Setup of run 1:
// full_CAE
module full_CAE(
input [31:0] i1,
input [31:0] i2,
input [31:0] i3,
input [31:0] i4,
input [31:0] i5,
input [31:0] i6,
input [31:0] i7,
input [31:0] i8,
input dir,
input clk,
input reset,
input enable,
output [31:0] o1,
output [31:0] o2,
output [31:0] o3,
output [31:0] o4,
output [31:0] o5,
output [31:0] o6,
output [31:0] o7,
output [31:0] o8
);
clock: 2.23 ns
lec_check: 0
cap_margin: 20
core_margin: 2
core_utilization: 57
setup_slack_margin: 0.66
slew_margin: 20
run.sh (not shown) runs the stock make flow with config.mk's settings and CLKGATE_MAP_FILE=.
Every stage of run 1 finished as expected; the final checks, on the other hand, flagged negative setup slack, which means the layout fails.
Setup changes, run 1 to run 2
# run 1
export LEC_CHECK = 0
export CAP_MARGIN = 20
export CORE_MARGIN = 2
export CORE_UTILIZATION = 57
export SETUP_SLACK_MARGIN = 0.66
export SLEW_MARGIN = 20
create_clock -name core_clock -period 2.23 [get_ports {clk}]
# run 2
export LEC_CHECK = 0
export CAP_MARGIN = 20
export CORE_MARGIN = 2
export CORE_UTILIZATION = 56
export SETUP_SLACK_MARGIN = 0.56
export SLEW_MARGIN = 20
create_clock -name core_clock -period 2.23 [get_ports {clk}]
==> results <==
Taking run 1 as the reference, in run 2 placement-stage worst setup slack went up 0.17 ns, slew of the pin with the lowest slew margin increased by 0.094 ns relative to the old numbers, combinational share of power now smaller. Compare run 1 and run 2 | clock share of power lower: run 1. Clock buffer count came out lower on run 2 than on run 1. The runs compared here, run 1 and run 2, all ended either early or with open violations. Run 2 vs run 1 — maximum frequency rose 7.3 MHz. Run 1 -> run 2: total number of placement rows increased slightly. Run 2 reports its end point of the critical path as a2.cae5.r2[3] while run 1 reports a1.cae3.r1[1]. Total inserted antenna cells: higher on run 1. Looking at startpoint of the most critical setup path, the a2.cae4.r1[11] result is from run 2; the a1.cae1.r1[30] one comes from run 1. Run 1 ended up with more cell instances than run 2 did.
Input-level comparison between run 3 and run 2:
# run 2
export LEC_CHECK = 0
export CAP_MARGIN = 20
export CORE_MARGIN = 2
export CORE_UTILIZATION = 56
export SETUP_SLACK_MARGIN = 0.56
export SLEW_MARGIN = 20
create_clock -name core_clock -period 2.23 [get_ports {clk}]
# run 3
export LEC_CHECK = 0
export CAP_MARGIN = 20
export CORE_MARGIN = 2
export CORE_UTILIZATION = 70
export CTS_CLUSTER_SIZE = 45
export SETUP_SLACK_MARGIN = 0.56
export SLEW_MARGIN = 20
create_clock -name core_clock -period 3.75 [get_ports {clk}]
## What came out
The wire length of run 3 exceeds that of run 2 by 14%.
Total power, run 3 and run 2: lower on run 3
Against run 2, final-stage net count in run 3 fell by more than 10%.
Diff run 2 -> run 3: number of well taps decreased by 450 relative to the old numbers; summed negative setup slack over all endpoints increased by 1594.77 ns relative to the old numbers; clock-buffer cell count decreased by 11 relative to the old numbers; clock period minus worst slack increased by 0.27 ns relative to the old numbers.
STATUS run=run 3 STAGES=ALL_DONE FINAL_CHECKS=FAILED CAUSE=negative setup slack
Run 2 completed end to end; final checks failed (negative setup slack).
Run 3 against run 2; power in sequential cells is down by more than a quarter.
a2.cae5.r2[3] as the timing endpoint of the critical path was reported by run 2, and a3.cae11.r2[14] by run 3.
--- input diff run 3..run 4 ---
# run 3
export LEC_CHECK = 0
export CAP_MARGIN = 20
export CORE_MARGIN = 2
export CORE_UTILIZATION = 70
export CTS_CLUSTER_SIZE = 45
export SETUP_SLACK_MARGIN = 0.56
export SLEW_MARGIN = 20
create_clock -name core_clock -period 3.75 [get_ports {clk}]
# run 4
export LEC_CHECK = 0
export CAP_MARGIN = 15
export CELL_PAD_IN_SITES_DETAIL_PLACEMENT = 1
export CELL_PAD_IN_SITES_GLOBAL_PLACEMENT = 3
export CORE_ASPECT_RATIO = 0.88
export CORE_MARGIN = 6
export CORE_UTILIZATION = 50
export CTS_CLUSTER_DIAMETER = 156
export CTS_CLUSTER_SIZE = 13
export GPL_ROUTABILITY_DRIVEN = 0
export MAX_ROUTING_LAYER = met5
export MIN_ROUTING_LAYER = met2
export PLACE_DENSITY = 0.56
export SETUP_SLACK_MARGIN = 0.74
export SLEW_MARGIN = 25
create_clock -name core_clock -period 6.84 [get_ports {clk}]
## What came out
Every stage of the flow completed for run 4, and the final layout passed the timing, design-rule and antenna checks. From run 3 to run 4 the numbers moved as follows: cell area after layout dropped 17000 µm²; detail-routed net length per standard cell has decreased; longest individual stage delay on the worst path went up; clock buffer and inverter area fraction after layout decreased 0.82 points; wire length of the first global-routing pass rose 2.5%.
For run 5, these inputs were changed with respect to run 4:
# run 4
export LEC_CHECK = 0
export CAP_MARGIN = 15
export CELL_PAD_IN_SITES_DETAIL_PLACEMENT = 1
export CELL_PAD_IN_SITES_GLOBAL_PLACEMENT = 3
export CORE_ASPECT_RATIO = 0.88
export CORE_MARGIN = 6
export CORE_UTILIZATION = 50
export CTS_CLUSTER_DIAMETER = 156
export CTS_CLUSTER_SIZE = 13
export GPL_ROUTABILITY_DRIVEN = 0
export MAX_ROUTING_LAYER = met5
export MIN_ROUTING_LAYER = met2
export PLACE_DENSITY = 0.56
export SETUP_SLACK_MARGIN = 0.74
export SLEW_MARGIN = 25
create_clock -name core_clock -period 6.84 [get_ports {clk}]
# run 5
export LEC_CHECK = 0
export CAP_MARGIN = 20
export CORE_MARGIN = 2
export CORE_UTILIZATION = 40
export GPL_ROUTABILITY_DRIVEN = 0
export PLACE_DENSITY_LB_ADDON = 0.18
export SLEW_MARGIN = 20
create_clock -name core_clock -period 4.5 [get_ports {clk}]
==> comparison <==
Going from run 4 to run 5, the die area was enlarged. Measured against run 4, the cell area power density of run 5 comes out at 1.6 times the reference value. Taking run 4 as the reference point, the number of antenna violations at the first check in global routing of run 5 rises by 13. Run 5 vs. run 4: power share of the combinational group went down by 1.7 points. Side by side, post-layout minimum cycle time turned out lower in run 5 than in run 4. Diff run 4 -> run 5: flop share of the area now smaller; via count of the first global-routing pass now smaller; xor and xnor fraction of the mapped netlist area comparable; sum of internal, switching and leakage power now larger.

========
== oak ==
The RTL this note starts from:
==> flow/design.v <==
module compare_and_exchange(
    input [31:0] i1,
    input [31:0] i2,
    input dir,
    input clk,
    input reset,
    input enable,
    output [31:0] o1,
    output  [31:0] o2
    );
    reg [31:0]r1;
    reg [31:0]r2;
   always @(posedge clk)
   begin
   if(reset==0)
   begin
           if(enable==1)
            begin
                 if(dir==1)
                     begin
                        if (i1<i2)
                            begin
                                 r1 <= i1;
                                 r2 <= i2;
                            end
                        else
                             begin
                                 r1 <= i2;
                                 r2 <= i1;
                             end
                       end
                 else if(dir==0)  
                     begin
                        if (i1>i2)
                            begin
                             r1 <= i1;
                             r2 <= i2;
                            end
                        else
                             begin
                                 r1 <= i2;
                                 r2 <= i1;
                              end
                      end
            end
    else if (reset==1)
    begin
    r1<=32'b0;
    r2<=32'b0;
    end
    end
    end
    assign o2=r2; 
  assign o1=r1;
endmodule
module BM4_CAE(
    input [31:0] i1,
    input [31:0] i2,
    input [31:0] i3,
    input [31:0] i4,
    input dir1,
    input dir2,
    input dir3,
    input clk,
    input reset,
    input enable,
    output [31:0] o1,
    output [31:0] o2,
    output [31:0] o3,
    output [31:0] o4
    );
    wire [31:0]r1,r2,r3,r4,r5,r6,r7,r8,r9,r10,r11,r12,r13,r14;
           compare_and_exchange cae1(i1[31:0],i2[31:0],dir1,clk,reset,enable,r1,r2);
           compare_and_exchange cae2(i3[31:0],i4[31:0],dir1,clk,reset,enable,r3,r4);
           compare_and_exchange cae3(r1[31:0],r4[31:0],dir2,clk,reset,enable,r5,r8);
           compare_and_exchange cae4(r2[31:0],r3[31:0],dir2,clk,reset,enable,r6,r7);
           compare_and_exchange cae5(r5[31:0],r6[31:0],dir3,clk,reset,enable,r11,r13);
           compare_and_exchange cae6(r7[31:0],r8[31:0],dir3,clk,reset,enable,r12,r14); 
           assign o1=r11;
           assign o2=r12;
           assign o3=r13;
           assign o4=r14;
    endmodule
module BM8_CAE(
        input [31:0] i1,
        input [31:0] i2,
        input [31:0] i3,
        input [31:0] i4,
        input [31:0] i5,
        input [31:0] i6,
        input [31:0] i7,
        input [31:0] i8,
        input dir1,
        input dir2,
        input dir3,
        input clk,
        input reset,
        input enable,
        output [31:0] o1,
        output [31:0] o2,
        output [31:0] o3,
        output [31:0] o4,
        output [31:0] o5,
        output [31:0] o6,
        output [31:0] o7,
        output [31:0] o8
        );
      wire [31:0] r1,r2 ,r3,r4,r5,r6,r7,r8,r9,r10,r11,r12,r13,r14,r15,r16,r17,r18,r19,r20,r21,r22,r23,r24;   
         compare_and_exchange cae1(i1[31:0],i8[31:0],dir1,clk,reset,enable,r1,r8);
         compare_and_exchange cae2(i2[31:0],i7[31:0],dir1,clk,reset,enable,r2,r7);
         compare_and_exchange cae3(i3[31:0],i6[31:0],dir1,clk,reset,enable,r3,r6);
         compare_and_exchange cae4(i4[31:0],i5[31:0],dir1,clk,reset,enable,r4,r5);
         compare_and_exchange cae6(r1[31:0],r2[31:0],dir2,clk,reset,enable,r9,r10); 
         compare_and_exchange cae7(r3[31:0],r4[31:0],dir2,clk,reset,enable,r11,r12); 
         compare_and_exchange cae8(r5[31:0],r6[31:0],dir2,clk,reset,enable,r13,r14);
         compare_and_exchange cae9(r7[31:0],r8[31:0],dir2,clk,reset,enable,r15,r16);
         compare_and_exchange cae10(r9[31:0],r11[31:0],dir3,clk,reset,enable,r17,r18); 
         compare_and_exchange cae11(r10[31:0],r12[31:0],dir3,clk,reset,enable,r19,r20);
         compare_and_exchange cae12(r13[31:0],r15[31:0],dir3,clk,reset,enable,r21,r22); 
         compare_and_exchange cae13(r14[31:0],r16[31:0],dir3,clk,reset,enable,r23,r24);  
        assign o1=r17;
        assign o2=r18;
        assign o3=r19;
        assign o4=r20;
        assign o5=r21;
        assign o6=r22;
        assign o7=r23;
        assign o8=r24;
      endmodule
module full_CAE(
input [31:0] i1,
input [31:0] i2,
input [31:0] i3,
input [31:0] i4,
input [31:0] i5,
input [31:0] i6,
input [31:0] i7,
input [31:0] i8,
input dir,
input clk,
input reset,
input enable,
output [31:0] o1,
output [31:0] o2,
output [31:0] o3,
output [31:0] o4,
output [31:0] o5,
output [31:0] o6,
output [31:0] o7,
output [31:0] o8
);
wire [31:0] r1,r2 ,r3,r4,r5,r6,r7,r8,r9,r10,r11,r12,r13,r14,r15,r16,r17,r18,r19,r20,r21,r22,r23,r24;
reg [6:1] dq;
always @(posedge clk)
begin
    if (reset==0 && enable==1)
        dq <= {dq[5:1], dir};
end
compare_and_exchange cae1(i1[31:0],i2[31:0],dir,clk,reset,enable,r1,r2);
compare_and_exchange cae2(i3[31:0],i4[31:0],dir,clk,reset,enable,r3,r4);
compare_and_exchange cae3(i5[31:0],i6[31:0],dir,clk,reset,enable,r5,r6);
compare_and_exchange cae4(i7[31:0],i8[31:0],dir,clk,reset,enable,r7,r8);
BM4_CAE a1(r1,r2,r3,r4,dq[1],dq[2],dq[3],clk,reset,enable,r9,r10,r11,r12);
BM4_CAE a2(r5,r6,r7,r8,dq[1],dq[2],dq[3],clk,reset,enable,r13,r14,r15,r16);
BM8_CAE a3(r9,r10,r11,r12,r13,r14,r15,r16,dq[4],dq[5],dq[6],clk,reset,enable,r17,r18,r19,r20,r21,r22,r23,r24);
assign o1=r17;
assign o2=r18;
assign o3=r19;
assign o4=r20;
assign o5=r21;
assign o6=r22;
assign o7=r23;
assign o8=r24;
endmodule
export LEC_CHECK = 0
export CAP_MARGIN = 15
export CELL_PAD_IN_SITES_GLOBAL_PLACEMENT = 0
export CORE_ASPECT_RATIO = 0.88
export CORE_MARGIN = 2
export CORE_UTILIZATION = 70
export CTS_CLUSTER_SIZE = 36
export MAX_ROUTING_LAYER = met5
export PLACE_DENSITY_LB_ADDON = 0.28
export SETUP_SLACK_MARGIN = 0.64
export SLEW_MARGIN = 5
create_clock -name core_clock -period 2.23 [get_ports {clk}]
oak did not run to completion, as it errored out during 5_1_grt.
Relative to oak, the following input files were edited for cedar:
- CAP_MARGIN changed from 15 to 20
- CORE_UTILIZATION changed from 70 to 45
- CORE_ASPECT_RATIO removed (was 0.88)
- PLACE_DENSITY_LB_ADDON removed (was 0.28)
- SETUP_SLACK_MARGIN removed (was 0.64)
- CELL_PAD_IN_SITES_GLOBAL_PLACEMENT removed (was 0)
- CTS_CLUSTER_SIZE removed (was 36)
- SLEW_MARGIN changed from 5 to 20
- MAX_ROUTING_LAYER removed (was met5)
- the clock period (ns, I/O delays scaled along) changed from 2.23 to 4.02
[summary]
Detailed placer's ending HPWL: cedar vs oak down 8.7%
cedar -> oak: gate count of the mapped netlist delta 0, exact match
The cell area after synthesis of cedar and that of oak are within noise of each other.
Against oak as the reference, cedar delivers a higher die area.
Both conditions hold for cedar: the flow ran to the end and the final layout passed the timing, design-rule and antenna checks.
oak did not finish: a tool error stopped it during 5_1_grt.
oak → cedar: placeable core area picked up an extra 56%, post-synth tally of flip-flops with integrated enable neither gained nor lost much.
Reported for cedar and oak, number of clock sinks turned out identical to the last digit.

========
// full_CAE: RTL as listed in full above, without the edits since
Settings: LEC_CHECK=0, CAP_MARGIN=20, CORE_MARGIN=2, CORE_UTILIZATION=67, CTS_CLUSTER_SIZE=20, SLEW_MARGIN=20; clock period 3.02 ns.
The starting point failed in global routing.
Edit:
CORE_UTILIZATION = 58   (was 67)
CTS_CLUSTER_SIZE = default   (was 20)
SETUP_SLACK_MARGIN = 0.93   (was default)
clock period = 3.18 ns   (was 3.02 ns; I/O delays follow)
Now the flow completed, yet does not pass: negative setup slack.
Die area is higher by about a fifth.
Area after synthesis does not change.
Synthesized cell count does not change.
Edit:
CORE_UTILIZATION = 40   (was 58)
CTS_CLUSTER_SIZE = 77   (was default)
GPL_ROUTABILITY_DRIVEN = 1   (was default)
MAX_ROUTING_LAYER = met4   (was default)
MIN_ROUTING_LAYER = met2   (was default)
PLACE_DENSITY_LB_ADDON = 0.06   (was default)
SETUP_SLACK_MARGIN = default   (was 0.93)
SLEW_MARGIN = 25   (was 20)
TNS_END_PERCENT = 55   (was default)
clock period = 3.81 ns   (was 3.18 ns; I/O delays follow)
This time the run finished clean.
Setup slack is better by 380 ps.
Worst hold slack improves by 410 ps.
Sequential share of layout area rises by 4.6 points.
Core utilization is lower by 30 points.

========
## run A
Starts from the design.v that is shown in full above.
Settings: LEC_CHECK=0, CAP_MARGIN=20, CORE_MARGIN=2, CORE_UTILIZATION=15, SLEW_MARGIN=20; clock period 4.02 ns.
## Diff of input files: run B against run A
# run A
export LEC_CHECK = 0
export CAP_MARGIN = 20
export CORE_MARGIN = 2
export CORE_UTILIZATION = 15
export SLEW_MARGIN = 20
create_clock -name core_clock -period 4.02 [get_ports {clk}]
# run B
export LEC_CHECK = 0
export ABC_AREA = 1
export CAP_MARGIN = 20
export CORE_MARGIN = 2
export CORE_UTILIZATION = 68
export CTS_CLUSTER_SIZE = 100
export SLEW_MARGIN = 20
export TNS_END_PERCENT = 10
create_clock -name core_clock -period 2.27 [get_ports {clk}]
==> results <==
- Run B terminated abnormally: 5_1_grt reported ODB-0269.
- Looking only at chip area estimate from yosys synthesis, and setting everything else aside, the higher value of run A and run B goes to run B.
- Lower die size among run A and run B: run B
- Between run B and run A, it is run B whose number of resized instances in the post-cts repair step is higher, by 299.
- Run A reports its largest family of logic cells by area as multiplexers while run B reports simple AND/OR/NAND/NOR gates.
- Between run A and run B, the area share of and/or/nand/nor cells after synthesis is higher for run B.
- Taking run A over run B, the synthesized cell count ratio works out to 0.35.
Input-level comparison between run C and run B:
# run B
export LEC_CHECK = 0
export ABC_AREA = 1
export CAP_MARGIN = 20
export CORE_MARGIN = 2
export CORE_UTILIZATION = 68
export CTS_CLUSTER_SIZE = 100
export SLEW_MARGIN = 20
export TNS_END_PERCENT = 10
create_clock -name core_clock -period 2.27 [get_ports {clk}]
# run C
export LEC_CHECK = 0
export ABC_AREA = 1
export CAP_MARGIN = 20
export CORE_ASPECT_RATIO = 0.5
export CORE_MARGIN = 2
export CORE_UTILIZATION = 69
export CTS_CLUSTER_DIAMETER = 400
export CTS_CLUSTER_SIZE = 100
export PLACE_DENSITY = 0.35
export SLEW_MARGIN = 20
create_clock -name core_clock -period 2.27 [get_ports {clk}]
Findings:
- Compared to run B, run C has number of placed instances with taps included 0.56% lower.
- Total CTS buffers was higher in run B than in run C.
- From run B to run C, count of pins on the block boundary did not move at all.
- Run status, run C: aborted in 5_1_grt, error ODB-0269
- Die area | run C < run B
- From run B to run C the numbers moved as follows: pre-CTS setup slack went down, buffers inserted during post-CTS setup optimization went up, horizontal die dimension went up, initial cell density of the core went up, number of gates given a new drive strength after cts went up.
Here is what was changed in the inputs of run D compared with run C.
# run C
export LEC_CHECK = 0
export ABC_AREA = 1
export CAP_MARGIN = 20
export CORE_ASPECT_RATIO = 0.5
export CORE_MARGIN = 2
export CORE_UTILIZATION = 69
export CTS_CLUSTER_DIAMETER = 400
export CTS_CLUSTER_SIZE = 100
export PLACE_DENSITY = 0.35
export SLEW_MARGIN = 20
create_clock -name core_clock -period 2.27 [get_ports {clk}]
# run D
export LEC_CHECK = 0
export CAP_MARGIN = 20
export CORE_MARGIN = 2
export CORE_UTILIZATION = 64
export SLEW_MARGIN = 20
create_clock -name core_clock -period 2.23 [get_ports {clk}]
### Flow results
Run D | ERROR | 5_1_grt
Run D vs run C: yosys cell count down by more than half
Number of synthesized flops with an enable pin: run D vs run C identical
Sort run D and run C by starting density of the core, ascending, and run D comes first.
Taking run C as the reference point, the area inside the core boundary of run D falls by 26%.
Per the comparison of run D with run C, synthesized-area fraction occupied by xor and xnor cells stayed essentially flat; synthesized cell count lost 13500; routability congestion estimate from global placement shows a reduction of about 1.6%.
For average footprint of a synthesized cell, dividing the value from run C by the value from run D gives 0.51.
Diff run C -> run D: simple-gate share of the synthesized area down 39 points, number of nets at floorplan fell by 13500.
Power and IR drop assume default switching activity.
